## run.sh

```bash
#!/bin/bash
# the make line also repeats each setting of config.mk as NAME=value (left out here)
make -C /OpenROAD-flow-scripts/flow DESIGN_CONFIG=/design/flow/config.mk WORK_HOME=/design/flow/orfs CLKGATE_MAP_FILE= finish
```

## constraint.sdc

```tcl
create_clock -name core_clock -period 8.0 [get_ports {clk}]
set_input_delay 1.6000 -clock core_clock [delete_from_list [all_inputs] [get_ports {clk}]]
set_output_delay 1.6000 -clock core_clock [all_outputs]
set_load 0.01 [all_outputs]
```

## config.mk

```make
export PLATFORM = sky130hd
export DESIGN_NAME = SP_wocg
export DESIGN_NICKNAME = SP_wocg
export VERILOG_FILES = /design/flow/design.v
export SDC_FILE = /design/flow/constraint.sdc
export NUM_CORES = 4
export LEC_CHECK = 0
export ABC_AREA = 1
export CAP_MARGIN = 25
export CELL_PAD_IN_SITES_DETAIL_PLACEMENT = 0
export CELL_PAD_IN_SITES_GLOBAL_PLACEMENT = 1
export CORE_MARGIN = 7
export CORE_UTILIZATION = 39
export GPL_TIMING_DRIVEN = 1
export MAX_ROUTING_LAYER = met5
export PLACE_DENSITY_LB_ADDON = 0.03
export SETUP_SLACK_MARGIN = -0.2
export SLEW_MARGIN = 20
export SYNTH_MEMORY_MAX_BITS = 16384
```

## design.v

```verilog
module SP_wocg(
	clk,
	rst_n,
	in_valid,
	in_data,
	in_mode,
	out_valid,
	out_data
);
input clk, rst_n, in_valid;
input [2:0] in_mode;
input [8:0] in_data;
output reg out_valid;
output reg [8:0] out_data;
genvar idx;
integer i;
localparam IDLE = 4'b0000;
localparam INV  = 4'b0001;
localparam MUL  = 4'b0010;
localparam SORT = 4'b0100;
localparam SUM  = 4'b1000;
reg [3:0] cur_state,next_state;
reg [4:0] cnt;
reg [2:0] cnt_data;
reg [8:0] data_temp;
reg [10:0] data_sum [0:5]; 
reg [2:0] mode_r;
wire idle_state = cur_state == IDLE;
wire inv_in_valid  = cur_state[0] && cnt < 6;
wire mul_in_valid  = cur_state[1] && cnt < 6;
wire sort_in_valid = cur_state[2] && cnt < 6;
wire sum_in_valid  = cur_state[3] && cnt < 6;
wire inv_out_valid,mul_out_valid,sort_out_valid;
wire [8:0] inv_out_data,mul_out_data,sort_out_data;
wire [8:0] sum_mod_out_w;   
wire inv_done  = cur_state[0] && cnt == 'd18;
wire mul_done  = cur_state[1] && cnt == 'd12;
wire sort_done = cur_state[2] && cnt == 'd11;
reg  sum_done ;
wire mode0_cnt_flag = cur_state[3] && mode_r == 'd0 && cnt == 'd5;
always @(posedge clk or negedge rst_n) begin
	if (!rst_n) begin
		cur_state <= IDLE;
	end
	else begin
		cur_state <= next_state;
	end
end
always @(*) begin
	case(cur_state)
		IDLE : next_state = in_valid  ? in_mode[0] ? INV : in_mode[1] ? MUL : in_mode[2] ? SORT : SUM : IDLE;
		INV  : next_state = inv_done  ? mode_r[1] ? MUL : mode_r[2] ? SORT : SUM : INV;
		MUL  : next_state = mul_done  ? mode_r[2] ? SORT : SUM : MUL;
		SORT : next_state = sort_done ? SUM : SORT;
		SUM  : next_state = sum_done  ? IDLE : SUM;
		default : next_state = IDLE;
	endcase
end
always @(*) begin 
	if(cur_state[3]) begin
		if(mode_r == 'd0) sum_done = cnt == 'd12;
		else sum_done = cnt == 'd7;
	end
	else sum_done = 0;
end
always @(posedge clk or negedge rst_n) begin
	if (!rst_n) begin
		cnt <= 'd0;
	end
	else begin
		if(idle_state) cnt <= 'd0;
		else if(inv_done | mul_done | sort_done) cnt <= 'd0;
		else cnt <= cnt + 'd1;
	end
end
always @(posedge clk or negedge rst_n) begin
	if (!rst_n) begin
		cnt_data <= 'd0;
	end
	else begin
		if(inv_in_valid)  cnt_data <= cnt_data + 'd1;
		else if(mul_in_valid)  cnt_data <= cnt_data + 'd1;
		else if(sort_in_valid) cnt_data <= cnt_data + 'd1;
		else if(mode0_cnt_flag) cnt_data <= 'd1;
		else if(cur_state[3])  cnt_data <= cnt_data + 'd1;
		else if(inv_done | mul_done | sort_done | sum_done) cnt_data <= 'd0;
	end
end
always @(posedge clk or negedge rst_n) begin
	if (!rst_n) begin
		mode_r <= 'd0;
	end
	else if(in_valid && idle_state)begin
		mode_r <= in_mode;
	end
end
always @(posedge clk or negedge rst_n) begin
	if (!rst_n) begin
		data_temp <= 'd0;
	end
	else begin
		if(in_valid) data_temp <= in_data;
		else if(inv_out_valid)  data_temp <= inv_out_data;
		else if(mul_out_valid)  data_temp <= mul_out_data;
		else if(sort_out_valid) data_temp <= sort_out_data;
	end
end
always @(posedge clk or negedge rst_n) begin
	if (!rst_n) begin
		for(i=0;i<6;i=i+1) begin
			data_sum[i] <= 'd0;
		end
	end
	else begin
		if(inv_in_valid) begin
			data_sum[cnt_data] <= data_sum[cnt_data] + data_temp;   
		end
		else if(mul_in_valid)  begin 
			if(mode_r[0]) data_sum[cnt_data] <= data_sum[cnt_data] + data_temp;   
			else data_sum[cnt_data] <= data_sum[cnt_data] + (data_temp << 1);   
		end
		else if(sort_in_valid) begin
			if(mode_r[1:0] == 'd0) data_sum[cnt_data] <= (data_sum[cnt_data] + data_temp) + (data_temp << 1);   
			else if(mode_r[1]) data_sum[cnt_data] <= data_sum[cnt_data] + data_temp;  
			else data_sum[cnt_data] <= data_sum[cnt_data] + (data_temp << 1);  
		end
		else if(sum_in_valid)  begin
			if(mode_r[2:0] == 'd0) data_sum[cnt_data] <= data_sum[cnt_data] + (data_temp << 2);   
			else if(mode_r[2]) data_sum[cnt_data] <= data_sum[cnt_data] + data_temp;  
			else if(mode_r[1]) data_sum[cnt_data] <= data_sum[cnt_data] + (data_temp << 1);  
			else data_sum[cnt_data] <= (data_sum[cnt_data] + data_temp) + (data_temp << 1);  
		end
		else if(idle_state) begin
			for(i=0;i<6;i=i+1) begin
				data_sum[i] <= 'd0;
			end
		end
	end
end
always @(posedge clk or negedge rst_n) begin
	if (!rst_n) begin
		out_data <= 'd0;
	end
	else begin
		if(sum_done) out_data <= 'd0;
		else if(cur_state[3]) begin 
			if(mode_r == 'd0) out_data <= cnt > 'd5 ? sum_mod_out_w : 'd0;
			else out_data <= cnt > 'd0 ? sum_mod_out_w : 'd0;
		end
	end
end
always @(posedge clk or negedge rst_n) begin
	if (!rst_n) begin
		out_valid <= 0;
	end
	else begin
		if(sum_done) out_valid <= 0;
		else if(cur_state[3]) begin 
			if(mode_r == 'd0) out_valid <= cnt > 'd5 ? 1 : 0;
			else out_valid <= cnt > 'd0 ? 1 : 0;
		end
	end
end
Modular_Inv Inv_inst (.clk(clk),.rst_n(rst_n),.in_valid(inv_in_valid),.in_data(data_temp),.out_valid(inv_out_valid) ,.out_data(inv_out_data));
Modular_Mul Mul_inst (.clk(clk),.rst_n(rst_n),.in_valid(mul_in_valid),.in_data(data_temp),.out_valid(mul_out_valid) ,.out_data(mul_out_data));
Sort      Sort_inst (.clk(clk),.rst_n(rst_n),.in_valid(sort_in_valid),.in_data(data_temp),.out_valid(sort_out_valid),.out_data(sort_out_data));
Modular_509 U_inst_C(.in_data({7'd0,data_sum[cnt_data - 1]}),.out_data(sum_mod_out_w));
endmodule
module Modular_509(in_data,out_data);
parameter BIAS = 9'd509;
input [17:0] in_data;
output reg [8:0] out_data;
wire  [10:0] tmp = (in_data[8:0] + in_data[17:9]) + (in_data[17:9] << 1);
wire  [10:0] tmp_bias_509  = tmp - BIAS;
wire  [10:0] tmp_bias_1018 = tmp - (BIAS<<1);
wire  [10:0] tmp_bias_1527 = tmp - (BIAS<<1) - BIAS;
wire  [10:0] tmp_bias_2036 = tmp - (BIAS<<2);
always @(*) begin
	if(tmp < BIAS) out_data = tmp;
	else if(tmp_bias_509  < BIAS) out_data = tmp_bias_509 ;
	else if(tmp_bias_1018 < BIAS) out_data = tmp_bias_1018;
	else if(tmp_bias_1527 < BIAS) out_data = tmp_bias_1527;
	else out_data = tmp_bias_2036;
end
endmodule
module Modular_Inv(clk,rst_n,in_valid,in_data,out_valid,out_data);
input  [8:0] in_data;
input  clk,rst_n,in_valid;
output out_valid;
output [8:0] out_data;
localparam IDLE = 2'b00;
localparam CAL  = 2'b01;
localparam OUT  = 2'b10;
reg [1:0] cur_state,next_state;
reg [5:0] st_end_flag_r;
reg pulse;
reg [3:0] cnt;
reg [17:0] data_A_r[0:5],data_B_r[0:5];
wire cal_done = cnt == 'd12;
wire out_done = cnt == 'd5 && cur_state[1];
reg  [5:0] stall_flag_r;
wire  [8:0] modA_out_w[0:2];
wire  [8:0] modB_out_w[0:2];
reg  [17:0] modA_in_w [0:2];
reg  [17:0] modB_in_w [0:2];
wire [17:0] mulA_out_w[0:2];
wire [17:0] mulB_out_w[0:2];
reg   [8:0] mulA_in_w [0:2];
reg   [8:0] mulB_in_w [0:2];
genvar idx;
integer i;
assign out_valid = cur_state[1];
assign out_data = out_valid ? data_A_r[cnt] : 'd0;
always @(posedge clk or negedge rst_n) begin
	if (!rst_n) begin
		cur_state <= IDLE;
	end
	else begin
		cur_state <= next_state;
	end
end
always @(*) begin
	case(cur_state)
		IDLE:next_state = in_valid ? CAL : IDLE;
		CAL :next_state = cal_done ? OUT : CAL ;
		OUT :next_state = out_done ? IDLE: OUT ;
		default: next_state = IDLE;
	endcase
end
generate
	for(idx=0;idx<3;idx=idx+1) begin
		Modular_509 U_inst_A(.in_data(modA_in_w[idx]),.out_data(modA_out_w[idx]));
		Modular_509 U_inst_B(.in_data(modB_in_w[idx]),.out_data(modB_out_w[idx]));
	end
endgenerate
generate
	for(idx=0;idx<3;idx=idx+1) begin
		assign mulA_out_w[idx] =  mulA_in_w[idx] * mulB_in_w[idx];
		assign mulB_out_w[idx] =  mulB_in_w[idx] * mulB_in_w[idx];
	end
endgenerate
always @(*) begin 
	for(i=0;i<3;i=i+1) begin
		if(pulse)
			mulA_in_w[i] = data_A_r[2*i];
		else
			mulA_in_w[i] = data_A_r[2*i+1];
	end
end
always @(*) begin 
	for(i=0;i<3;i=i+1) begin
		if(pulse)
			mulB_in_w[i] = data_B_r[2*i];
		else
			mulB_in_w[i] = data_B_r[2*i+1];
	end
end
always @(*) begin 
	for(i=0;i<3;i=i+1) begin
		if(!pulse)
			modA_in_w[i] = data_A_r[2*i];
		else
			modA_in_w[i] = data_A_r[2*i+1];
	end
end
always @(*) begin 
	for(i=0;i<3;i=i+1) begin
		if(!pulse)
			modB_in_w[i] = data_B_r[2*i];
		else
			modB_in_w[i] = data_B_r[2*i+1];
	end
end
always @(posedge clk or negedge rst_n) begin
	if (!rst_n) begin
		cnt <= 'd0;
	end
	else begin
		if(in_valid) cnt <= cnt + 'd1;
		else if(cal_done | out_done) cnt <= 'd0;
		else if(cur_state[1]) cnt <= cnt + 'd1;
		else if(pulse) cnt <= cnt + 'd1;
	end
end
always @(posedge clk or negedge rst_n) begin
	if (!rst_n) begin
		stall_flag_r <= 'd0;
	end
	else begin
		if(cnt == 'd3 && cur_state[0]) stall_flag_r <= 6'b000001;
		else if(cnt == 'd4 && cur_state[0]) stall_flag_r <= 6'b000011;
		else stall_flag_r <= stall_flag_r << 1;
	end
end
always @(posedge clk or negedge rst_n) begin
	if (!rst_n) begin
		pulse <= 0;
	end
	else begin
		if(out_done) pulse <= 0;
		else if(cur_state[0] | cur_state[1]) pulse <= ~pulse;
	end
end
always @(posedge clk or negedge rst_n) begin
	if (!rst_n) begin
		st_end_flag_r <= 'd0;
	end
	else begin
		if(in_valid) st_end_flag_r[cnt] <= 1;
		else if(cur_state[1]) st_end_flag_r[cnt] <= 0;
	end
end
always @(posedge clk or negedge rst_n) begin
	if (!rst_n) begin
		for(i=0;i<6;i=i+1) begin
			data_A_r[i] <= 'd0;
		end
	end
	else begin
		for(i=0;i<6;i=i+2) begin  
			if(in_valid && cnt == i)  data_A_r[i] <= in_data;
			else if(stall_flag_r[i])  data_A_r[i] <= data_A_r[i];
			else if(st_end_flag_r[i]) data_A_r[i] <= !pulse ? modA_out_w[i>>1] : mulA_out_w[i>>1];
			else data_A_r[i] <= 'd0;
		end
		for(i=1;i<6;i=i+2) begin  
			if(in_valid && cnt == i)  data_A_r[i] <= in_data;
			else if(stall_flag_r[i])  data_A_r[i] <= data_A_r[i];
			else if(st_end_flag_r[i]) data_A_r[i] <= !pulse ? mulA_out_w[i>>1] : modA_out_w[i>>1];
			else data_A_r[i] <= 'd0;
		end
	end
end
always @(posedge clk or negedge rst_n) begin
	if (!rst_n) begin
		for(i=0;i<6;i=i+1) begin
			data_B_r[i] <= 'd0;
		end
	end
	else begin
		for(i=0;i<6;i=i+2) begin  
			if(in_valid && cnt == i) data_B_r[i] <= in_data*in_data;
			else if(st_end_flag_r[i]) data_B_r[i] <= !pulse ? modB_out_w[i>>1] : mulB_out_w[i>>1] ;
			else data_B_r[i] <= 'd0;
		end
		for(i=1;i<6;i=i+2) begin  
			if(in_valid && cnt == i) data_B_r[i] <= in_data*in_data;
			else if(st_end_flag_r[i]) data_B_r[i] <= !pulse ? mulB_out_w[i>>1] : modB_out_w[i>>1];
			else data_B_r[i] <= 'd0;
		end
	end
end
endmodule
module Modular_Mul(clk,rst_n,in_valid,in_data,out_valid,out_data);
input  [8:0] in_data;
input  clk,rst_n,in_valid;
output out_valid;
output [8:0] out_data;
localparam IDLE = 2'b00;
localparam CAL  = 2'b01;
localparam OUT  = 2'b10;
reg [1:0] cur_state,next_state;
reg [3:0] cnt;
reg [8:0] b_r[0:5];
reg [8:0] tmp_mod_r;
reg [8:0] tmp1_r;
reg [8:0] tmp2_r;
reg [8:0] tmp3_r;
reg [8:0] tmp4_r;
reg [17:0] tmp_r;
genvar idx;
integer i;
wire [8:0] mod_out_w;
reg  [8:0] in_mul_A_w,in_mul_B_w;
Modular_509 U_inst_C(.in_data(tmp_r),.out_data(mod_out_w));
assign out_valid = cur_state[1];
assign out_data  = out_valid ? tmp_mod_r : 'd0;
always @(posedge clk or negedge rst_n) begin
	if (!rst_n) begin
		cur_state <= IDLE;
	end
	else begin
		cur_state <= next_state;
	end
end
always @(*) begin
	case(cur_state)
		IDLE:next_state = in_valid ? CAL : IDLE;
		CAL :next_state = cnt == 'd10 ? OUT : CAL ;
		OUT :next_state = cnt == 'd0 ? IDLE: OUT ;
		default: next_state = IDLE;
	endcase
end
always @(*) begin
	if(in_valid) begin
		in_mul_A_w = b_r[0];
	end
	else begin
		case(cnt)
			'd5 :in_mul_A_w = b_r[0];
			'd6 :in_mul_A_w = tmp_mod_r;
			'd7 :in_mul_A_w = tmp2_r;
			'd8 :in_mul_A_w = tmp1_r;
			'd9 :in_mul_A_w = b_r[0];
			'd10:in_mul_A_w = b_r[1];
			'd11:in_mul_A_w = b_r[2];
			'd12:in_mul_A_w = b_r[3];
			'd13:in_mul_A_w = b_r[4];
			'd14:in_mul_A_w = b_r[5];
			default:in_mul_A_w = 'd0;
		endcase
	end
end
always @(*) begin
	if(in_valid) begin
		in_mul_B_w = in_data;
	end
	else begin
		case(cnt)
			'd5 :in_mul_B_w = b_r[5];
			'd6 :in_mul_B_w = tmp4_r;
			'd7 :in_mul_B_w = tmp4_r;
			'd8 :in_mul_B_w = tmp4_r;
			'd9 :in_mul_B_w = tmp_mod_r;
			'd10:in_mul_B_w = tmp_mod_r;
			'd11:in_mul_B_w = tmp3_r;
			'd12:in_mul_B_w = tmp3_r;
			'd13:in_mul_B_w = tmp1_r;
			'd14:in_mul_B_w = tmp2_r;
			default:in_mul_B_w = 'd0;
		endcase
	end
end
always @(posedge clk or negedge rst_n) begin
	if (!rst_n) begin
		cnt <= 'd0;
	end
	else begin
		if(cur_state[0] | cur_state[1]) cnt <= cnt + 'd1; 
		else if(cur_state == IDLE) cnt <= 'd0;
	end
end
always @(posedge clk or negedge rst_n) begin
	if (!rst_n) begin
		for(i=0;i<6;i=i+1) begin
			b_r[i] <= 'd0;
		end
	end
	else begin
		if(in_valid) begin
			for(i=0;i<5;i=i+1) begin
				b_r[0] <= in_data;
				b_r[i+1] <= b_r[i];
			end
		end
	end
end
always @(posedge clk or negedge rst_n) begin
	if (!rst_n) begin
		tmp_r <= 'd0;
	end
	else begin
		tmp_r <= in_mul_A_w * in_mul_B_w;
	end
end
always @(posedge clk or negedge rst_n) begin
	if (!rst_n) begin
		tmp_mod_r <= 'd0;
	end
	else begin
		tmp_mod_r <= mod_out_w;
	end
end
always @(posedge clk or negedge rst_n) begin
	if (!rst_n) begin
		tmp1_r <= 'd0;
	end
	else begin
		tmp1_r <= cur_state[1] ? tmp1_r : tmp_mod_r;
	end
end
always @(posedge clk or negedge rst_n) begin
	if (!rst_n) begin
		tmp2_r <= 'd0;
	end
	else begin
		tmp2_r <= cur_state[1] ? tmp2_r : tmp1_r;
	end
end
always @(posedge clk or negedge rst_n) begin
	if (!rst_n) begin
		tmp3_r <= 'd0;
	end
	else begin
		tmp3_r <= cur_state[1] ? tmp3_r : tmp2_r;
	end
end
always @(posedge clk or negedge rst_n) begin
	if (!rst_n) begin
		tmp4_r <= 'd0;
	end
	else begin
		tmp4_r <= tmp3_r;
	end
end
endmodule
module Sort(clk,rst_n,in_valid,in_data,out_valid,out_data);
input  [8:0] in_data;
input  clk,rst_n,in_valid;
output out_valid;
output [8:0] out_data;
integer i;
reg [8:0] data_r[0:5];
reg [4:0] st_flag_r;
reg [1:0] cur_state,next_state;
localparam IDLE = 2'b00;
localparam RD   = 2'b01;
localparam SORT = 2'b10;
localparam OUT  = 2'b11;
wire sort_done = st_flag_r == 'd1 && cur_state == SORT;
wire rd_done = st_flag_r[0] && cur_state == RD;
wire out_done = st_flag_r == 0 && cur_state == OUT;
assign out_valid = cur_state == OUT;
assign out_data  = out_valid ? data_r[5] : 'd0;
always @(posedge clk or negedge rst_n) begin
	if (!rst_n) begin
		cur_state <= IDLE;
	end
	else begin
		cur_state <= next_state;
	end
end
always @(*) begin
	case(cur_state)
		IDLE:next_state = in_valid  ? RD   : IDLE;
		RD  :next_state = rd_done   ? SORT : RD  ;
		SORT:next_state = sort_done ? OUT  : SORT;
		OUT: next_state = out_done  ? IDLE : OUT ;
		default: next_state = IDLE;
	endcase
end
always @(posedge clk or negedge rst_n) begin
	if (!rst_n) begin
		st_flag_r <= 'd0;
	end
	else if (cur_state == IDLE || sort_done) begin
		st_flag_r <= 'b10000;
	end
	else if(rd_done) begin
		st_flag_r <= 'b10101;
	end
	else begin
		st_flag_r <= st_flag_r >> 1;
	end
end
always @(posedge clk or negedge rst_n) begin
	if (!rst_n) begin
		for(i=0;i<6;i=i+1) begin
			data_r[i] <= 'd0;
		end
	end
	else begin
		if(in_valid) begin
			if(in_data > data_r[0]) begin
				data_r[0] <= in_data;
				data_r[1] <= data_r[0];
				data_r[2] <= data_r[1];
				data_r[3] <= data_r[2];
				data_r[4] <= data_r[3];
				data_r[5] <= data_r[4];
			end
			else begin
				data_r[1] <= in_data;
				data_r[2] <= data_r[1];
				data_r[3] <= data_r[2];
				data_r[4] <= data_r[3];
				data_r[5] <= data_r[4];
			end
		end
		else if(cur_state == SORT && st_flag_r[0]) begin   
      		for(i=1;i<5;i=i+2)
      		begin
      		  data_r[i  ] <= (data_r[i] < data_r[i+1]) ? data_r[i+1] : data_r[i  ];
      		  data_r[i+1] <= (data_r[i] < data_r[i+1]) ? data_r[i  ] : data_r[i+1];
      		end
		end
		else if(cur_state == SORT && !st_flag_r[0]) begin
      		for(i=2;i<5;i=i+2)
      		begin
      		  data_r[i  ] <= (data_r[i] < data_r[i+1]) ? data_r[i+1] : data_r[i  ];
      		  data_r[i+1] <= (data_r[i] < data_r[i+1]) ? data_r[i  ] : data_r[i+1];
      		end
		end
		else if(cur_state == OUT) begin
      		for(i=0;i<5;i=i+1)
      		begin
      		  data_r[i+1] <= data_r[i];
      		end
		end
		else if(cur_state == IDLE) begin
			for(i=0;i<6;i=i+1) begin
				data_r[i] <= 'd0;
			end
		end
	end
end
endmodule
```

==> out/results.env, run 1 <==
RUN_STATUS='finished clean'
POSTSYNTH.ASYNCRESETSHARE_PCT=100
CRITICAL_PATH.MOST_COMMON_CELL='sky130_fd_sc_hd__a21oi_1'
HOLD_VIOLATIONS=0
CLK_LATENCY_PS=680
WIRE_PER_INST_UM=18.8
SYNTH.CELLMIX.XORXNORSHARE_PCT=4.30
TIGHTESTPINTRANSITION_PS=1140
SETUP.WORST_PATH.CLASS='reg2reg'
MAX_SLEW_MARGIN_PCT=23.6
REGTOREGSTARTPOINT='Mul_inst.cnt[0]$_DFF_PN0_'
ANTENNA_FOUND_INITIAL=1
CORE_UM2=152000
POST_CTS_BUFFERS=0
YOSYS_REGISTER_BITS=521
POSTSYNTHCELLCOUNT=8443
SYNTH.CELLMIX.COMPOUNDSHARE_PCT=13.9
SYNTH_STAT.CELLS=8443
DRT-PASS1-ITER-COUNT=6
HOLD_PATH_DEPTH=0
TIMING.CRITICAL_PATH.DEPTH=27
TIMING.FINAL.MAX_SLEW_VIOLATIONS=0
POST_SYNTH_MUX_AREA_SHARE_PCT=0.0688
YOSYS.AREA.TOP_TYPE_SHARE_PCT=21.7
HOLDBUFCOUNTCTS=0
CP-ENDPOINT='Mul_inst.tmp_r[16]$_DFF_PN0_'
WORST-PATH-MAX-FANOUT=10
MAX_CAP_VIOL_COUNT=0
CTS_TREE='done'
SETUP_VIOL=0
VIA_DENSITY=5.16
GRTUSAGETOTAL_PCT=23.6
FINALNETCOUNT=9399
DRT-INITIAL-DRC-COUNT=3799
FLOORPLAN.DIE_AREA_UM2=165000
ROWS=143
CLOCKROOTBUFFER='sky130_fd_sc_hd__clkbuf_16'
STDCELL_AREA_UM2=65300
SETUP.REG_TO_REG.WORST_SLACK_PS=1100
SYN_AREA_PER_CELL_UM2=7.11
FIN_TNS_SETUP_PS=0
PLACE.GP.CONGESTION=0.917
LAYOUT.CORE_UTILIZATION_PCT=42.8
TIMING.RR.END='Mul_inst.tmp_r[16]$_DFF_PN0_'
MAXIMUM_NUMBER_OF_PINS_ON_ONE_NET_BEFORE_GLOBAL_ROUTE_REPAIR=168
TIMING.REG2REG.WORST_PATH_DEPTH=27
YS_SH_SIMPLE_PCT=23.8
NUMBER_OF_GLOBAL_ROUTE_VIAS_BEFORE_REPAIR=53300
ACHIEVABLE-FREQUENCY_GHz=0.145
IO_BUFFER_COUNT=24
YOSYS_WARNINGS=14
CRITPATHMAXSTAGEDELAY_PS=510
NETLIST_TOP_CELLS_AREA='sky130_fd_sc_hd__dfrtp_1 (22%), sky130_fd_sc_hd__fa_1 (14%), sky130_fd_sc_hd__nand2_1 (13%)'
WORST_PATH_DOMINANT_CELL_FAMILY='adder cells'
CLOCKBUFFERDEPTH=3
FP.DIEH_UM=406
NETLIST-CELL-TYPE-COUNT=69
HP-CLASS='reg2reg'
DESIGN.PORTCOUNT=25
MAPPEDNETLISTAREA_UM2=60100
POST_DP_CELL_AREA_UM2=62800
FINALCRITICALPERIOD_PS=6900
CTSRESIZECOUNT=0
DPL.HPWL_UM=157000
TIMING.CRITICAL_PATH.FROM='Mul_inst.cnt[0]$_DFF_PN0_'
CP-END-KIND='register'
SYNTH.LOGIC.TOP_FAMILY='adder cells'
WORST_CLOCK_SKEW_PS=30.2
GRT_FIRST_PASS_WIRELENGTH_UM=311000
WORST_PATH_MAX_DELAY_CELL='sky130_fd_sc_hd__fa_1'
CLK_TRANSITION_REPORTED_PATHS_PS=60
YOSYS.AREA.TOP_TYPE='sky130_fd_sc_hd__dfrtp_1'
POST-ROUTE-DRC-COUNT=0
CTS_MADE_BUFFERS=70
CLKSINKCOUNT=521
FIN_CRIT_SH_PCT=86.2
REQUIRED_PS=8590
YOSYS.AREA_SHARE.ADDER_PCT=24.9
WORSTPATHARRIVAL_PS=7490
RSZ0062_AT_GRT='false'
LAYOUT.CELLS.NON_FILLER=10500
ENABLE_FLOP_CELLS=0
GRT_OVERFLOW=0
TOTAL_TOOL_WARNING_COUNT=109
HOLD_END='Mul_inst.tmp4_r[1]$_DFF_PN0_'
CRITPATHBUFINV=4
CP-START-KIND='register'
DIE_X_UM=406
NUMBER_OF_NETS_AT_FLOORPLAN=9407
DETAIL_ROUTE_ANTENNA_NETS=0
HOLD_START='Mul_inst.tmp3_r[1]$_DFFE_PN0N_'
HTREE_LEVELS=3
NETLIST_TOP_CELLS_COUNT='sky130_fd_sc_hd__nand2_1 (2080), sky130_fd_sc_hd__inv_1 (1531), sky130_fd_sc_hd__nor2_1 (703)'
YS_AREA_UM2=60100
SYNTH.MOST_COMMON_CELL='sky130_fd_sc_hd__nand2_1'
ROUTE.VIAS.TOTAL=54300
YOSYSSEQAREASHARE_PCT=21.7
LAYOUT-AREA-OVERHEAD-VS-SYNTH_PCT=8.71
ROUTE.FINAL.WIRE_LENGTH_UM=198000
INITIAL_UTILIZATION_PCT=39.4
TOTAL_INSTANCE_COUNT_AFTER_DETAILED_PLACEMENT=10400
SYNTH_TOP_FLOP_CELL='sky130_fd_sc_hd__dfrtp_1'
through the flow:
stage | hold slack (ps) | worst slack (ps)
CTS | 409 | 1140
global route | 420 | 480
global placement | 416 | 1130
finish | 407 | 1100
detailed placement | 395 | 1180
floorplan | 374 | 1960
layout make-up:
| type | count | area, um^2 |
|---|---|---|
| Clock buffer | 92 | 1980 |
| Tap cell | 2030 | 2540 |
| Sequential cell | 521 | 13000 |
| Inverter | 1588 | 5960 |
| Clock inverter | 31 | 440 |
| Timing Repair Buffer | 125 | 1050 |
| Fill cell | 16200 | 87200 |
| Antenna cell | 1 | 2.50 |
| Multi-Input combinational cell | 6129 | 40300 |
routing by layer:
metal	GRT usage (%)	share of wire [%]	up-vias
met1	33.2	47	26200
met2	39.5	46	1068
li1	-	-	26900
met4	5.89	2.5	0
met5	0	0	-
met3	1.99	3.6	190
==> inputs of run 2 (changes only) <==
Settings changed: ABC_AREA 1 to not set, CAP_MARGIN 25 to 40, CELL_PAD_IN_SITES_DETAIL_PLACEMENT 0 to not set, CELL_PAD_IN_SITES_GLOBAL_PLACEMENT 1 to 0, CORE_MARGIN 7 to 2, CORE_UTILIZATION 39 to 70, GPL_TIMING_DRIVEN 1 to not set, MAX_ROUTING_LAYER met5 to not set, PLACE_DENSITY set to 0.64, PLACE_DENSITY_LB_ADDON 0.03 to not set, SETUP_SLACK_MARGIN -0.2 to -0.42.
Clock period 8.0 ns to 5.65 ns, I/O delays scaled along.
==> out/results.env, run 2 <==
DRT-PASS1-ITER-COUNT=14  # was 6
YS_AREA_UM2=59700  # was 60100 um^2
TIMING.RR.END='Inv_inst.data_B_r[0][14]$_DFF_PN0_'  # was Mul_inst.tmp_r[16]$_DFF_PN0_
CTS_MADE_BUFFERS=59  # was 70
CLKSINKCOUNT=521  # unchanged
GRTUSAGETOTAL_PCT=45.6  # was 23.6%
SYN_AREA_PER_CELL_UM2=8.70  # was 7.11 um^2
SYNTH.CELLMIX.COMPOUNDSHARE_PCT=20.7  # was 13.9%
WORST_PATH_DOMINANT_CELL_FAMILY='adder cells'  # unchanged
REGTOREGSTARTPOINT='Inv_inst.pulse$_DFFE_PN0P_'  # was Mul_inst.cnt[0]$_DFF_PN0_
YOSYS_REGISTER_BITS=521  # unchanged
SYNTH_TOP_FLOP_CELL='sky130_fd_sc_hd__dfrtp_1'  # unchanged
CRITPATHBUFINV=10  # was 4
CLK_TRANSITION_REPORTED_PATHS_PS=70  # was 60 ps
IO_BUFFER_COUNT=24  # unchanged
LAYOUT_VIOLATIONS='setup timing'
TIMING.CRITICAL_PATH.DEPTH=28  # was 27
HOLD_PATH_DEPTH=0  # unchanged
YS_SH_SIMPLE_PCT=15.2  # was 23.8%
NUM-FILL-CELLS=4876  # was 16.2k
CLK_LATENCY_PS=660  # was 680 ps
CORE_UM2=84900  # was 152000 um^2
SYNTH.LOGIC.TOP_FAMILY='adder cells'  # unchanged
TIMING.FINAL.MAX_SLEW_VIOLATIONS=0  # unchanged
CRITICAL_PATH.MOST_COMMON_CELL='sky130_fd_sc_hd__inv_1'  # was sky130_fd_sc_hd__a21oi_1
HTREE_LEVELS=2  # was 3
DRT-INITIAL-DRC-COUNT=7148  # was 3799
INITIAL_UTILIZATION_PCT=70.4  # was 39.4%
WORST_PATH_MAX_DELAY_CELL='sky130_fd_sc_hd__fa_1'  # unchanged
TIGHTESTPINTRANSITION_PS=919  # was 1140 ps
WIRE_PER_INST_UM=23.3  # was 18.8 um
HOLD_END='Mul_inst.tmp4_r[2]$_DFF_PN0_'  # was Mul_inst.tmp4_r[1]$_DFF_PN0_
ENABLE_FLOP_CELLS=0  # unchanged
RSZ0062_AT_GRT='true'  # was false
DETAIL_ROUTE_ANTENNA_NETS=0  # unchanged
HOLD_START='Mul_inst.tmp3_r[2]$_DFFE_PN0N_'  # was Mul_inst.tmp3_r[1]$_DFFE_PN0N_
TIMING.CRITICAL_PATH.FROM='Inv_inst.pulse$_DFFE_PN0P_'  # was Mul_inst.cnt[0]$_DFF_PN0_
FLOORPLAN.DIE_AREA_UM2=87700  # was 165000 um^2
YOSYS.AREA.TOP_TYPE_SHARE_PCT=21.8  # was 21.7%
FINALNETCOUNT=8719  # was 9399
PLACE.GP.CONGESTION=0.995  # was 0.917
POST_SYNTH_MUX_AREA_SHARE_PCT=6.45  # was 0.0688%
HP-CLASS='reg2reg'  # unchanged
TIMING.REG2REG.WORST_PATH_DEPTH=28  # was 27
MAXIMUM_NUMBER_OF_PINS_ON_ONE_NET_BEFORE_GLOBAL_ROUTE_REPAIR=136  # was 168
LAYOUT-AREA-OVERHEAD-VS-SYNTH_PCT=20.4  # was 8.71%
CLOCKROOTBUFFER='sky130_fd_sc_hd__clkbuf_16'  # unchanged
LAYOUT.CORE_UTILIZATION_PCT=84.7  # was 42.8%
DESIGN.PORTCOUNT=25  # unchanged
YOSYS.AREA.TOP_TYPE='sky130_fd_sc_hd__dfrtp_1'  # unchanged
FP.DIEH_UM=296  # was 406 um
NETLIST_TOP_CELLS_COUNT='sky130_fd_sc_hd__nand2_1 (739), sky130_fd_sc_hd__inv_1 (694), sky130_fd_sc_hd__nor2_1 (589)'  # was sky130_fd_sc_hd__nand2_1 (2080), sky130_fd_sc_hd__inv_1 (1531), sky130_fd_sc_hd__nor2_1 (703)
CP-START-KIND='register'  # unchanged
NUMBER_OF_NETS_AT_FLOORPLAN=7824  # was 9407
GRT_FIRST_PASS_WIRELENGTH_UM=317000  # was 311000 um
NUMBER_OF_GLOBAL_ROUTE_VIAS_BEFORE_REPAIR=59600  # was 53.3k
ACHIEVABLE-FREQUENCY_GHz=0.163  # was 0.145 GHz
CTS_TREE='done'  # unchanged
STDCELL_AREA_UM2=71900  # was 65300 um^2
SYNTH_STAT.CELLS=6860  # was 8443
SYNTH.MOST_COMMON_CELL='sky130_fd_sc_hd__nand2_1'  # unchanged
CRITPATHMAXSTAGEDELAY_PS=550  # was 510 ps
SETUP_VIOL=171  # was 0
ROUTE.FINAL.WIRE_LENGTH_UM=208000  # was 198000 um
ANTENNA_FOUND_INITIAL=5  # was 1
SETUP.REG_TO_REG.WORST_SLACK_PS=-480  # was 1100 ps
SETUP.WORST_PATH.CLASS='reg2reg'  # unchanged
CP-END-KIND='register'  # unchanged
LAYOUT.CELLS.NON_FILLER=8949  # was 10.5k
DPL.HPWL_UM=150000  # was 157000 um
YOSYSSEQAREASHARE_PCT=21.8  # was 21.7%
MAPPEDNETLISTAREA_UM2=59700  # was 60100 um^2
GRT_OVERFLOW=0  # unchanged
YOSYS.AREA_SHARE.ADDER_PCT=25.1  # was 24.9%
MAX_SLEW_MARGIN_PCT=38.3  # was 23.6%
CLOCKBUFFERDEPTH=3  # unchanged
REQUIRED_PS=6120  # was 8590 ps
HOLDBUFCOUNTCTS=0  # unchanged
NETLIST_TOP_CELLS_AREA='sky130_fd_sc_hd__dfrtp_1 (22%), sky130_fd_sc_hd__fa_1 (14%), sky130_fd_sc_hd__ha_1 (11%)'  # was sky130_fd_sc_hd__dfrtp_1 (22%), sky130_fd_sc_hd__fa_1 (14%), sky130_fd_sc_hd__nand2_1 (13%)
POSTSYNTHCELLCOUNT=6860  # was 8443
WORST-PATH-MAX-FANOUT=10  # unchanged
HOLD_VIOLATIONS=0  # unchanged
SYNTH.CELLMIX.XORXNORSHARE_PCT=4.26  # was 4.30%
MAX_CAP_VIOL_COUNT=0  # unchanged
POSTSYNTH.ASYNCRESETSHARE_PCT=100  # unchanged
RUN_STATUS='finished with violations'  # was finished clean
FIN_CRIT_SH_PCT=109  # was 86.2%
TOTAL_TOOL_WARNING_COUNT=119  # was 109
WORST_CLOCK_SKEW_PS=39.5  # was 30.2 ps
DIE_X_UM=296  # was 406 um
POST_DP_CELL_AREA_UM2=68400  # was 62800 um^2
VIA_DENSITY=6.72  # was 5.16
YOSYS_WARNINGS=14  # unchanged
TOTAL_INSTANCE_COUNT_AFTER_DETAILED_PLACEMENT=8797  # was 10.4k
FIN_TNS_SETUP_PS=-31220  # was 0 ps
NETLIST-CELL-TYPE-COUNT=122  # was 69
CP-ENDPOINT='Inv_inst.data_B_r[0][14]$_DFF_PN0_'  # was Mul_inst.tmp_r[16]$_DFF_PN0_
WORSTPATHARRIVAL_PS=6600  # was 7490 ps
PLACE_WORST_SETUP_SLACK_PS=-730  # was 1180 ps
ROUTE.VIAS.TOTAL=60200  # was 54.3k
POST-ROUTE-DRC-COUNT=0  # unchanged
TIMING.FINAL.WS_SETUP_PS=-480  # was 1100 ps
FINALCRITICALPERIOD_PS=6130  # was 6900 ps
ROWS=107  # was 143
## run 2: layout make-up
type,instances,area (um^2),area share (%)
repair buffers,1128,8760,12.2
clock inverters,28,360,0.501
well taps,1144,1430,1.99
diodes,3,7.51,0.0104
flip-flops and latches,521,13000,18.1
multi-input cells,5333,44000,61.1
clock buffers,80,1660,2.30
inverters,712,2680,3.73
## run 2: timing repair
action,in CTS,in global routing
buffers inserted,12,37
pin swaps,9,96
resized,52,219
gates cloned,0,4
setup endpoints to repair,37,174
## run 2: stage by stage
stage | hold slack (ps)
2_1_floorplan | 369
3_3_place_gp | 397
3_5_place_dp | 408
4_1_cts | 431
5_1_grt | 429
6_report | 430
## run 2: layer usage
layer | vias to the layer above | global-route usage [%] | routed length (um)
met5 | - | 0 | 13
met4 | 2 | 28.7 | 15800
met3 | 1261 | 11.2 | 23600
met2 | 4136 | 71.3 | 93400
met1 | 28800 | 56.9 | 75500
li1 | 26000 | - | -
==> inputs of run 3 (changes only) <==
Settings changed: CAP_MARGIN 40 to 20, CELL_PAD_IN_SITES_GLOBAL_PLACEMENT 0 to not set, CORE_UTILIZATION 70 to 72, CTS_CLUSTER_DIAMETER set to 213, CTS_CLUSTER_SIZE set to 100, PLACE_DENSITY 0.64 to 0.39, SETUP_SLACK_MARGIN -0.42 to 1.41, TNS_END_PERCENT set to 10.
Clock period 5.65 ns to 4.78 ns, I/O delays scaled along.
==> out/results.env, run 3 <==
RUN_STATUS='stopped before the end'  # was finished with violations
FLOW.STOPPED_AT='5_1_grt'
FIRST-ERROR='[ERROR GRT-0232] Routing congestion too high. Check the congestion heatmap in the GUI.'
GRTUSAGETOTAL_PCT=76.2
POSTSYNTHCELLCOUNT=6860  # unchanged
NETLIST_TOP_CELLS_AREA='sky130_fd_sc_hd__dfrtp_1 (22%), sky130_fd_sc_hd__fa_1 (14%), sky130_fd_sc_hd__ha_1 (11%)'  # unchanged
ENABLE_FLOP_CELLS=0  # unchanged
INITIAL_UTILIZATION_PCT=72.7  # was 70.4%
YOSYS_REGISTER_BITS=521  # unchanged
YS_SH_SIMPLE_PCT=15.2  # unchanged
HTREE_LEVELS=1  # was 2
POSTSYNTH.ASYNCRESETSHARE_PCT=100  # unchanged
SYNTH.MOST_COMMON_CELL='sky130_fd_sc_hd__nand2_1'  # unchanged
NETLIST-CELL-TYPE-COUNT=122  # unchanged
CLKSINKCOUNT=521  # unchanged
YOSYS_WARNINGS=14  # unchanged
NUMBER_OF_NETS_AT_FLOORPLAN=7824  # unchanged
SYNTH.LOGIC.TOP_FAMILY='adder cells'  # unchanged
DPL.HPWL_UM=169000  # was 150000 um
POST_SYNTH_MUX_AREA_SHARE_PCT=6.45  # unchanged
SYNTH_TOP_FLOP_CELL='sky130_fd_sc_hd__dfrtp_1'  # unchanged
FLOORPLAN.DIE_AREA_UM2=85300  # was 87700 um^2
FP.DIEH_UM=292  # was 296 um
SYNTH_STAT.CELLS=6860  # unchanged
SYN_AREA_PER_CELL_UM2=8.70  # unchanged
CTS_MADE_BUFFERS=11  # was 59
NETLIST_TOP_CELLS_COUNT='sky130_fd_sc_hd__nand2_1 (739), sky130_fd_sc_hd__inv_1 (694), sky130_fd_sc_hd__nor2_1 (589)'  # unchanged
YOSYSSEQAREASHARE_PCT=21.8  # unchanged
CLOCKBUFFERDEPTH=3  # unchanged
SYNTH.CELLMIX.COMPOUNDSHARE_PCT=20.7  # unchanged
HOLDBUFCOUNTCTS=0  # unchanged
DESIGN.PORTCOUNT=25  # unchanged
SYNTH.CELLMIX.XORXNORSHARE_PCT=4.26  # unchanged
CORE_UM2=82100  # was 84900 um^2
PLACE.GP.CONGESTION=1.03  # was 0.995
CLOCKROOTBUFFER='sky130_fd_sc_hd__clkbuf_16'  # unchanged
YS_AREA_UM2=59700  # unchanged
MAPPEDNETLISTAREA_UM2=59700  # unchanged
YOSYS.AREA_SHARE.ADDER_PCT=25.1  # unchanged
IO_BUFFER_COUNT=24  # unchanged
YOSYS.AREA.TOP_TYPE_SHARE_PCT=21.8  # unchanged
DIE_X_UM=292  # was 296 um
GRT_OVERFLOW=3
YOSYS.AREA.TOP_TYPE='sky130_fd_sc_hd__dfrtp_1'  # unchanged
ROWS=105  # was 107
run 3: layer usage:
| metal | track usage, % | GRT overflow |
|---|---|---|
| met5 | 46.7 | 0 |
| met4 | 71.8 | 2 |
| met3 | 62.4 | 1 |
| met1 | 76.5 | 0 |
| met2 | 91.4 | 0 |
run 3: stage by stage:
step / instance area, um^2 / std cells / setup slack [ps]
2_1_floorplan: 60600 / 6860 / -799
3_3_place_gp: 72500 / 9190 / -990
3_5_place_dp: 72500 / 9190 / -1340
4_1_cts: 74900 / 9306 / -1250
run 3: repair_timing:
action | 4_1_cts
gates cloned | 5
gates resized | 262
setup endpoints to repair | 320
pin swaps | 164
setup buffers | 94
==> inputs of run 4 (changes only) <==
Settings changed: CORE_UTILIZATION 72 to 70, CTS_CLUSTER_DIAMETER 213 to not set, CTS_CLUSTER_SIZE 100 to 36, MAX_ROUTING_LAYER set to met4, PLACE_DENSITY 0.39 to not set, SETUP_SLACK_MARGIN 1.41 to 1.55, TNS_END_PERCENT 10 to not set.
Clock period 4.78 ns to 6.35 ns, I/O delays scaled along.
==> out/results.env, run 4 <==
DESIGN.PORTCOUNT=25  # unchanged
POSTSYNTH.ASYNCRESETSHARE_PCT=100  # unchanged
DIE_X_UM=296  # was 292 um
CTS_MADE_BUFFERS=60  # was 11
SYNTH.MOST_COMMON_CELL='sky130_fd_sc_hd__nand2_1'  # unchanged
MAPPEDNETLISTAREA_UM2=59700  # unchanged
SYN_AREA_PER_CELL_UM2=8.70  # unchanged
YOSYS_WARNINGS=14  # unchanged
IO_BUFFER_COUNT=24  # unchanged
TOTAL_INSTANCE_COUNT_AFTER_DETAILED_PLACEMENT=7940  # was 9190
CLKSINKCOUNT=521  # unchanged
NETLIST_TOP_CELLS_AREA='sky130_fd_sc_hd__dfrtp_1 (22%), sky130_fd_sc_hd__fa_1 (14%), sky130_fd_sc_hd__ha_1 (11%)'  # unchanged
YOSYS.AREA_SHARE.ADDER_PCT=25.1  # unchanged
ENABLE_FLOP_CELLS=0  # unchanged
CLOCKBUFFERDEPTH=3  # unchanged
YOSYSSEQAREASHARE_PCT=21.8  # unchanged
FLOORPLAN.DIE_AREA_UM2=87700  # was 85300 um^2
SYNTH.CELLMIX.COMPOUNDSHARE_PCT=20.7  # unchanged
POST_SYNTH_MUX_AREA_SHARE_PCT=6.45  # unchanged
DPL.HPWL_UM=136000  # was 169000 um
FP.DIEH_UM=296  # was 292 um
POSTSYNTHCELLCOUNT=6860  # unchanged
ROWS=107  # was 105
RUN_STATUS='stopped before the end'  # unchanged
FLOW.STOPPED_AT='5_1_grt'  # unchanged
POST_DP_CELL_AREA_UM2=63100  # was 72500 um^2
SYNTH.CELLMIX.XORXNORSHARE_PCT=4.26  # unchanged
NUMBER_OF_NETS_AT_FLOORPLAN=7824  # unchanged
SYNTH_STAT.CELLS=6860  # unchanged
YOSYS_REGISTER_BITS=521  # unchanged
HTREE_LEVELS=2  # was 1
INITIAL_UTILIZATION_PCT=70.4  # was 72.7%
CORE_UM2=84900  # was 82100 um^2
YOSYS.AREA.TOP_TYPE='sky130_fd_sc_hd__dfrtp_1'  # unchanged
SYNTH.LOGIC.TOP_FAMILY='adder cells'  # unchanged
NETLIST-CELL-TYPE-COUNT=122  # unchanged
YOSYS.AREA.TOP_TYPE_SHARE_PCT=21.8  # unchanged
NETLIST_TOP_CELLS_COUNT='sky130_fd_sc_hd__nand2_1 (739), sky130_fd_sc_hd__inv_1 (694), sky130_fd_sc_hd__nor2_1 (589)'  # unchanged
PLACE_WORST_SETUP_SLACK_PS=198  # was -1340 ps
PLACE.GP.CONGESTION=1.03  # about the same
YS_AREA_UM2=59700  # unchanged
SYNTH_TOP_FLOP_CELL='sky130_fd_sc_hd__dfrtp_1'  # unchanged
YS_SH_SIMPLE_PCT=15.2  # unchanged
CLOCKROOTBUFFER='sky130_fd_sc_hd__clkbuf_16'  # unchanged
run 4: per-stage QoR:
stage	hold slack, ps	util [%]
after CTS	431	86.2
after detailed placement	406	74.4
after global placement	404	74.4
after floorplan	369	-
run 4: repair_timing:
item                       in CTS
setup endpoints to repair     280
gates resized                 867
gates cloned                   12
hold buffers                    0
pin swaps                     391
setup buffers                 472
==> inputs of run 5 (changes only) <==
Settings changed: CORE_UTILIZATION 70 to 72, CTS_CLUSTER_DIAMETER set to 33, CTS_CLUSTER_SIZE 36 to not set, MAX_ROUTING_LAYER met4 to not set, SETUP_SLACK_MARGIN 1.55 to -0.26.
Clock period 6.35 ns to 2.75 ns, I/O delays scaled along.
==> out/results.env, run 5 <==
SYNTH_TOP_FLOP_CELL='sky130_fd_sc_hd__dfrtp_1'  # unchanged
POST_DP_CELL_AREA_UM2=76200  # was 63100 um^2
SYNTH.LOGIC.TOP_FAMILY='adder cells'  # unchanged
ENABLE_FLOP_CELLS=0  # unchanged
FP.DIEH_UM=292  # was 296 um
PLACE.GP.CONGESTION=1.09  # was 1.03
TOTAL_INSTANCE_COUNT_AFTER_DETAILED_PLACEMENT=9565  # was 7940
ROWS=105  # was 107
CORE_UM2=82100  # was 84900 um^2
SYNTH_STAT.CELLS=6860  # unchanged
YOSYS_WARNINGS=14  # unchanged
INITIAL_UTILIZATION_PCT=72.7  # was 70.4%
NETLIST_TOP_CELLS_AREA='sky130_fd_sc_hd__dfrtp_1 (22%), sky130_fd_sc_hd__fa_1 (14%), sky130_fd_sc_hd__ha_1 (11%)'  # unchanged
YOSYS.AREA_SHARE.ADDER_PCT=25.1  # unchanged
SYNTH.CELLMIX.XORXNORSHARE_PCT=4.26  # unchanged
FLOORPLAN.DIE_AREA_UM2=85300  # was 87700 um^2
NETLIST_TOP_CELLS_COUNT='sky130_fd_sc_hd__nand2_1 (739), sky130_fd_sc_hd__inv_1 (694), sky130_fd_sc_hd__nor2_1 (589)'  # unchanged
SYNTH.MOST_COMMON_CELL='sky130_fd_sc_hd__nand2_1'  # unchanged
FLOW.STOPPED_AT='4_1_cts'  # was 5_1_grt
NETLIST-CELL-TYPE-COUNT=122  # unchanged
POST_SYNTH_MUX_AREA_SHARE_PCT=6.45  # unchanged
YOSYSSEQAREASHARE_PCT=21.8  # unchanged
YOSYS_REGISTER_BITS=521  # unchanged
FIRST-ERROR='[ERROR DPL-0038] Utilization greater than 100%, impossible to legalize'
YOSYS.AREA.TOP_TYPE='sky130_fd_sc_hd__dfrtp_1'  # unchanged
DESIGN.PORTCOUNT=25  # unchanged
DIE_X_UM=292  # was 296 um
POSTSYNTHCELLCOUNT=6860  # unchanged
RUN_STATUS='stopped before the end'  # unchanged
YS_SH_SIMPLE_PCT=15.2  # unchanged
PLACE_WORST_SETUP_SLACK_PS=-3380  # was 198 ps
MAPPEDNETLISTAREA_UM2=59700  # unchanged
SYN_AREA_PER_CELL_UM2=8.70  # unchanged
YS_AREA_UM2=59700  # unchanged
SYNTH.CELLMIX.COMPOUNDSHARE_PCT=20.7  # unchanged
POSTSYNTH.ASYNCRESETSHARE_PCT=100  # unchanged
DPL.HPWL_UM=192000  # was 136000 um
IO_BUFFER_COUNT=24  # unchanged
NUMBER_OF_NETS_AT_FLOORPLAN=7824  # unchanged
YOSYS.AREA.TOP_TYPE_SHARE_PCT=21.8  # unchanged
## run 5: through the flow
stage | utilization (%) | hold slack [ps]
after detailed placement | 92.8 | 406
after global placement | 92.8 | 410
after floorplan | - | 254
==> inputs of run 6 (changes only) <==
Settings changed: CORE_UTILIZATION 72 to 14, CTS_CLUSTER_DIAMETER 33 to not set, SETUP_SLACK_MARGIN -0.26 to not set.
Clock period 2.75 ns to 11.9 ns, I/O delays scaled along.
==> out/results.env, run 6 <==
VIA_DENSITY=4.12
FP.DIEH_UM=657  # was 292 um
CRITPATHBUFINV=5
WORST_HOLD_MARGIN_PS=406
YS_SH_SIMPLE_PCT=15.2  # unchanged
NETLIST-CELL-TYPE-COUNT=122  # unchanged
SYNTH.CELLMIX.COMPOUNDSHARE_PCT=20.7  # unchanged
DPL.HPWL_UM=138000  # was 192000 um
CRIT_CHAIN='buf_4 > mux2i_1 > clkinv_1 > and2_1 > fa_1 > inv_1 > fa_1 > fa_1 > fa_1 > inv_1 > ha_1 > inv_1 > o21bai_1 > a21oi_1 > o21bai_1 > a21oi_1 > nor2b_1 > o21a_1 > o41ai_1 > o21ai_0 > xnor2_1 > o31ai_1'
HOLDBUFCOUNTCTS=0
GRT_FIRST_PASS_WIRELENGTH_UM=289000
FINALCRITICALPERIOD_PS=7410
WIRE_PER_INST_UM=14.6
YOSYS.AREA_SHARE.ADDER_PCT=25.1  # unchanged
POST-ROUTE-DRC-COUNT=0
TIMING.CRITICAL_PATH.DEPTH=22
DRT-INITIAL-DRC-COUNT=4570
RUN_STATUS='finished clean'  # was stopped before the end
ROUTE.FINAL.WIRE_LENGTH_UM=181000
REGTOREGSTARTPOINT='Inv_inst.pulse$_DFFE_PN0P_'
POST_SYNTH_MUX_AREA_SHARE_PCT=6.45  # unchanged
CLK_TRANSITION_REPORTED_PATHS_PS=70
SETUP.WORST_PATH.CLASS='reg2reg'
CLK_LATENCY_PS=680
CORE_UM2=424000  # was 82100 um^2
WORST-PATH-MAX-FANOUT=52
DESIGN.PORTCOUNT=25  # unchanged
CP-ENDPOINT='Inv_inst.data_A_r[5][17]$_DFFE_PN0P_'
POSTSYNTHCELLCOUNT=6860  # unchanged
ACHIEVABLE-FREQUENCY_GHz=0.135
YOSYS.AREA.TOP_TYPE='sky130_fd_sc_hd__dfrtp_1'  # unchanged
SYNTH.LOGIC.TOP_FAMILY='adder cells'  # unchanged
RSZ0062_AT_GRT='false'
SYNTH.MOST_COMMON_CELL='sky130_fd_sc_hd__nand2_1'  # unchanged
GRTUSAGETOTAL_PCT=8.12
POST_CTS_BUFFERS=0
CRITICAL_PATH.MOST_COMMON_CELL='sky130_fd_sc_hd__fa_1'
SYNTH.CELLMIX.XORXNORSHARE_PCT=4.26  # unchanged
REQUIRED_PS=12460
NUMBER_OF_NETS_AT_FLOORPLAN=7824  # unchanged
HOLD_PATH_DEPTH=0
SETUP_VIOL=0
NETLIST_TOP_CELLS_AREA='sky130_fd_sc_hd__dfrtp_1 (22%), sky130_fd_sc_hd__fa_1 (14%), sky130_fd_sc_hd__ha_1 (11%)'  # unchanged
CLOCKROOTBUFFER='sky130_fd_sc_hd__clkbuf_16'
DIE_X_UM=657  # was 292 um
SYNTH_STAT.CELLS=6860  # unchanged
YOSYS_WARNINGS=14  # unchanged
DRT-PASS1-ITER-COUNT=10
LAYOUT-AREA-OVERHEAD-VS-SYNTH_PCT=15.3
SETUP.REG_TO_REG.WORST_SLACK_PS=4490
NUMBER_OF_GLOBAL_ROUTE_VIAS_BEFORE_REPAIR=50400
INITIAL_UTILIZATION_PCT=14.1  # was 72.7%
TOTAL_TOOL_WARNING_COUNT=107
ANTENNA_FOUND_INITIAL=2
WORST_CLOCK_SKEW_PS=33.7
POST_DP_CELL_AREA_UM2=66600  # was 76200 um^2
YOSYSSEQAREASHARE_PCT=21.8  # unchanged
POSTSYNTH.ASYNCRESETSHARE_PCT=100  # unchanged
STDCELL_AREA_UM2=68800
CLKSINKCOUNT=521
GRT_OVERFLOW=0
MAPPEDNETLISTAREA_UM2=59700  # unchanged
FLOORPLAN.DIE_AREA_UM2=432000  # was 85300 um^2
FINALNETCOUNT=7700
PLACE.GP.CONGESTION=0.889  # was 1.09
HTREE_LEVELS=2
CRITPATHMAXSTAGEDELAY_PS=810
CTS_TREE='done'
TIMING.RR.END='Inv_inst.data_A_r[5][17]$_DFFE_PN0P_'
SYNTH_TOP_FLOP_CELL='sky130_fd_sc_hd__dfrtp_1'  # unchanged
YOSYS.AREA.TOP_TYPE_SHARE_PCT=21.8  # unchanged
MAXIMUM_NUMBER_OF_PINS_ON_ONE_NET_BEFORE_GLOBAL_ROUTE_REPAIR=156
HOLD_VIOLATIONS=0
CP-START-KIND='register'
TIGHTESTPINTRANSITION_PS=1260
DETAIL_ROUTE_ANTENNA_NETS=0
MAX_SLEW_MARGIN_PCT=15.3
HOLD_START='Mul_inst.tmp3_r[2]$_DFFE_PN0N_'
HOLD_END='Mul_inst.tmp4_r[2]$_DFF_PN0_'
CP-END-KIND='register'
TIMING.CRITICAL_PATH.FROM='Inv_inst.pulse$_DFFE_PN0P_'
SYN_AREA_PER_CELL_UM2=8.70  # unchanged
CTSRESIZECOUNT=0
WORST_PATH_MAX_DELAY_CELL='sky130_fd_sc_hd__mux2i_1'
CLOCKBUFFERDEPTH=3
WORSTPATHARRIVAL_PS=7970
HP-CLASS='reg2reg'
ROUTE.VIAS.TOTAL=51200
ROWS=239  # was 105
FIN_CRIT_SH_PCT=62.3
YOSYS_REGISTER_BITS=521  # unchanged
TIMING.REG2REG.WORST_PATH_DEPTH=22
NETLIST_TOP_CELLS_COUNT='sky130_fd_sc_hd__nand2_1 (739), sky130_fd_sc_hd__inv_1 (694), sky130_fd_sc_hd__nor2_1 (589)'  # unchanged
IO_BUFFER_COUNT=24  # unchanged
YS_AREA_UM2=59700  # unchanged
FIN_TNS_SETUP_PS=0
ENABLE_FLOP_CELLS=0  # unchanged
CTS_MADE_BUFFERS=56
WORST_PATH_DOMINANT_CELL_FAMILY='adder cells'
TIMING.FINAL.MAX_SLEW_VIOLATIONS=0
MAX_CAP_VIOL_COUNT=0
[run 6: layout make-up]
type	count	area (um^2)
tap	5663	7090
sequential	521	13000
inverter	712	2670
fill	47600	356000
clock buffer	63	1480
multi-input combinational	5331	42900
timing repair buffer	114	966
clock inverter	43	706
antenna	1	2.50
[run 6: layer usage]
metal	GRT usage (%)	up-vias	part of all wire [%]
li1	-	24000	-
met4	2.88	2	3.7
met5	0	-	0.0072
met3	0.911	303	5.6
met2	13.7	1631	47
met1	10.7	25400	44
[run 6: metrics by stage]
step | setup WS, ps | cells | utilization [%]
6_report | 4490 | 12400 | 16.2
5_1_grt | 3970 | 12400 | 16.2
4_1_cts | 4500 | 12400 | 16.2
3_5_place_dp | 4530 | 12300 | 15.7
3_3_place_gp | 4680 | 12300 | 15.7
2_1_floorplan | 5190 | 6860 | -
==> inputs of run 7 (changes only) <==
Settings changed: CORE_UTILIZATION 14 to 72, PLACE_DENSITY set to 0.66.
Clock period 11.9 ns to 6.26 ns, I/O delays scaled along.
==> out/results.env, run 7 <==
CLK_TRANSITION_REPORTED_PATHS_PS=60  # was 70 ps
YOSYS.AREA.TOP_TYPE_SHARE_PCT=21.8  # unchanged
DPL.HPWL_UM=135000  # was 138000 um
NUMBER_OF_NETS_AT_FLOORPLAN=7824  # unchanged
SYNTH.CELLMIX.COMPOUNDSHARE_PCT=20.7  # unchanged
CP-ENDPOINT='Mul_inst.tmp_r[16]$_DFF_PN0_'  # was Inv_inst.data_A_r[5][17]$_DFFE_PN0P_
SYNTH_TOP_FLOP_CELL='sky130_fd_sc_hd__dfrtp_1'  # unchanged
RSZ0062_AT_GRT='true'  # was false
PLACE.GP.CONGESTION=1.00  # was 0.889
HTREE_LEVELS=2  # unchanged
HOLDBUFCOUNTCTS=0  # unchanged
MAXIMUM_NUMBER_OF_PINS_ON_ONE_NET_BEFORE_GLOBAL_ROUTE_REPAIR=140  # was 156
REGTOREGSTARTPOINT='Mul_inst.cnt[1]$_DFF_PN0_'  # was Inv_inst.pulse$_DFFE_PN0P_
YOSYSSEQAREASHARE_PCT=21.8  # unchanged
ROWS=105  # was 239
CP-END-KIND='register'  # unchanged
DETAIL_ROUTE_ANTENNA_NETS=0  # unchanged
POST-ROUTE-DRC-COUNT=0  # unchanged
MAPPEDNETLISTAREA_UM2=59700  # unchanged
NETLIST-CELL-TYPE-COUNT=122  # unchanged
FIN_TNS_SETUP_PS=0  # unchanged
TOTAL_TOOL_WARNING_COUNT=113  # was 107
LAYOUT-AREA-OVERHEAD-VS-SYNTH_PCT=9.49  # was 15.3%
YS_SH_SIMPLE_PCT=15.2  # unchanged
WORST_PATH_DOMINANT_CELL_FAMILY='adder cells'  # unchanged
IO_BUFFER_COUNT=24  # unchanged
HOLD_END='Mul_inst.tmp4_r[7]$_DFF_PN0_'  # was Mul_inst.tmp4_r[2]$_DFF_PN0_
WIRE_PER_INST_UM=21.9  # was 14.6 um
FINALNETCOUNT=7948  # was 7700
NUM_ANTENNA_CELLS=0  # was 1
GRT_FIRST_PASS_WIRELENGTH_UM=283000  # was 289000 um
CRITPATHMAXSTAGEDELAY_PS=510  # was 810 ps
MAX_CAP_VIOL_COUNT=0  # unchanged
CLKSINKCOUNT=521  # unchanged
CLOCKBUFFERDEPTH=3  # unchanged
CLOCKROOTBUFFER='sky130_fd_sc_hd__clkbuf_16'  # unchanged
GRTUSAGETOTAL_PCT=41.0  # was 8.12%
TIMING.CRITICAL_PATH.DEPTH=28  # was 22
ROUTE.FINAL.WIRE_LENGTH_UM=178000  # was 181000 um
CLK_LATENCY_PS=670  # was 680 ps
WORST_CLOCK_SKEW_PS=25.1  # was 33.7 ps
WORST_HOLD_MARGIN_PS=410  # was 406 ps
CRITICAL_PATH.MOST_COMMON_CELL='sky130_fd_sc_hd__fa_1'  # unchanged
FIN_CRIT_SH_PCT=97.7  # was 62.3%
FINALCRITICALPERIOD_PS=6120  # was 7410 ps
YOSYS.AREA_SHARE.ADDER_PCT=25.1  # unchanged
YOSYS.AREA.TOP_TYPE='sky130_fd_sc_hd__dfrtp_1'  # unchanged
VIA_DENSITY=6.73  # was 4.12
POST_SYNTH_MUX_AREA_SHARE_PCT=6.45  # unchanged
LAYOUT.CORE_UTILIZATION_PCT=79.6  # was 16.2%
ROUTE.VIAS.TOTAL=54500  # was 51.2k
CORE_UM2=82100  # was 424000 um^2
RUN_STATUS='finished clean'  # unchanged
NETLIST_TOP_CELLS_AREA='sky130_fd_sc_hd__dfrtp_1 (22%), sky130_fd_sc_hd__fa_1 (14%), sky130_fd_sc_hd__ha_1 (11%)'  # unchanged
FLOORPLAN.DIE_AREA_UM2=85300  # was 432000 um^2
NETLIST_TOP_CELLS_COUNT='sky130_fd_sc_hd__nand2_1 (739), sky130_fd_sc_hd__inv_1 (694), sky130_fd_sc_hd__nor2_1 (589)'  # unchanged
ENABLE_FLOP_CELLS=0  # unchanged
HOLD_VIOLATIONS=0  # unchanged
SYNTH.LOGIC.TOP_FAMILY='adder cells'  # unchanged
TIMING.FINAL.MAX_SLEW_VIOLATIONS=0  # unchanged
NUMBER_OF_GLOBAL_ROUTE_VIAS_BEFORE_REPAIR=53600  # was 50.4k
WORST_PATH_MAX_DELAY_CELL='sky130_fd_sc_hd__fa_1'  # was sky130_fd_sc_hd__mux2i_1
ANTENNA_FOUND_INITIAL=3  # was 2
CP-START-KIND='register'  # unchanged
HP-CLASS='reg2reg'  # unchanged
CTS_MADE_BUFFERS=59  # was 56
ACHIEVABLE-FREQUENCY_GHz=0.163  # was 0.135 GHz
REQUIRED_PS=6800  # was 12460 ps
SYNTH.MOST_COMMON_CELL='sky130_fd_sc_hd__nand2_1'  # unchanged
FP.DIEH_UM=292  # was 657 um
DIE_X_UM=292  # was 657 um
TIGHTESTPINTRANSITION_PS=1200  # was 1260 ps
SYNTH_STAT.CELLS=6860  # unchanged
SETUP.REG_TO_REG.WORST_SLACK_PS=140  # was 4490 ps
YOSYS_WARNINGS=14  # unchanged
DRT-INITIAL-DRC-COUNT=5795  # was 4570
CTS_TREE='done'  # unchanged
MAX_SLEW_MARGIN_PCT=19.3  # was 15.3%
YS_AREA_UM2=59700  # unchanged
YOSYS_REGISTER_BITS=521  # unchanged
TIMING.RR.END='Mul_inst.tmp_r[16]$_DFF_PN0_'  # was Inv_inst.data_A_r[5][17]$_DFFE_PN0P_
HOLD_START='Mul_inst.tmp3_r[7]$_DFFE_PN0N_'  # was Mul_inst.tmp3_r[2]$_DFFE_PN0N_
CRITPATHBUFINV=4  # was 5
HOLD_PATH_DEPTH=0  # unchanged
WORST-PATH-MAX-FANOUT=7  # was 52
WORSTPATHARRIVAL_PS=6660  # was 7970 ps
POSTSYNTHCELLCOUNT=6860  # unchanged
TIMING.CRITICAL_PATH.FROM='Mul_inst.cnt[1]$_DFF_PN0_'  # was Inv_inst.pulse$_DFFE_PN0P_
DESIGN.PORTCOUNT=25  # unchanged
SETUP.WORST_PATH.CLASS='reg2reg'  # unchanged
DRT-PASS1-ITER-COUNT=10  # unchanged
INITIAL_UTILIZATION_PCT=72.7  # was 14.1%
TIMING.REG2REG.WORST_PATH_DEPTH=28  # was 22
TOTAL_INSTANCE_COUNT_AFTER_DETAILED_PLACEMENT=7971  # was 12.3k
SYNTH.CELLMIX.XORXNORSHARE_PCT=4.26  # unchanged
SETUP_VIOL=0  # unchanged
LAYOUT.CELLS.NON_FILLER=8103  # was 12.4k
POSTSYNTH.ASYNCRESETSHARE_PCT=100  # unchanged
SYN_AREA_PER_CELL_UM2=8.70  # unchanged
GRT_OVERFLOW=0  # unchanged
## run 7: through the flow
| step | setup WS, ps | instance area, um^2 |
|---|---|---|
| 3_3_place_gp | -47.7 | 62600 |
| 6_report | 144 | 65400 |
| 5_1_grt | -252 | 65400 |
| 2_1_floorplan | -2.60 | 59700 |
| 4_1_cts | 7.64 | 64800 |
| 3_5_place_dp | -333 | 62600 |
## run 7: cell type report
cell class                 count  area [um^2]
multi-input combinational   5331        43300
fill                        5566        16700
sequential                   521        13000
timing repair buffer         359         2940
inverter                     712         2680
clock buffer                  79         1640
tap                         1070         1340
clock inverter                31          400
## run 7: what timing repair did
item	CTS	global route
resized	21	106
cloned	0	1
endpoints found under the setup margin	11	126
pin swaps	3	20
buffers inserted	3	18
## run 7: per-layer routing
layer | global-route usage (%) | vias to the layer above | wire length (um)
met5 | 0 | - | 13
met4 | 21.9 | 2 | 11300
met3 | 6.98 | 697 | 16100
met2 | 66.0 | 3056 | 81300
met1 | 53.2 | 26300 | 69100
li1 | - | 24400 | -
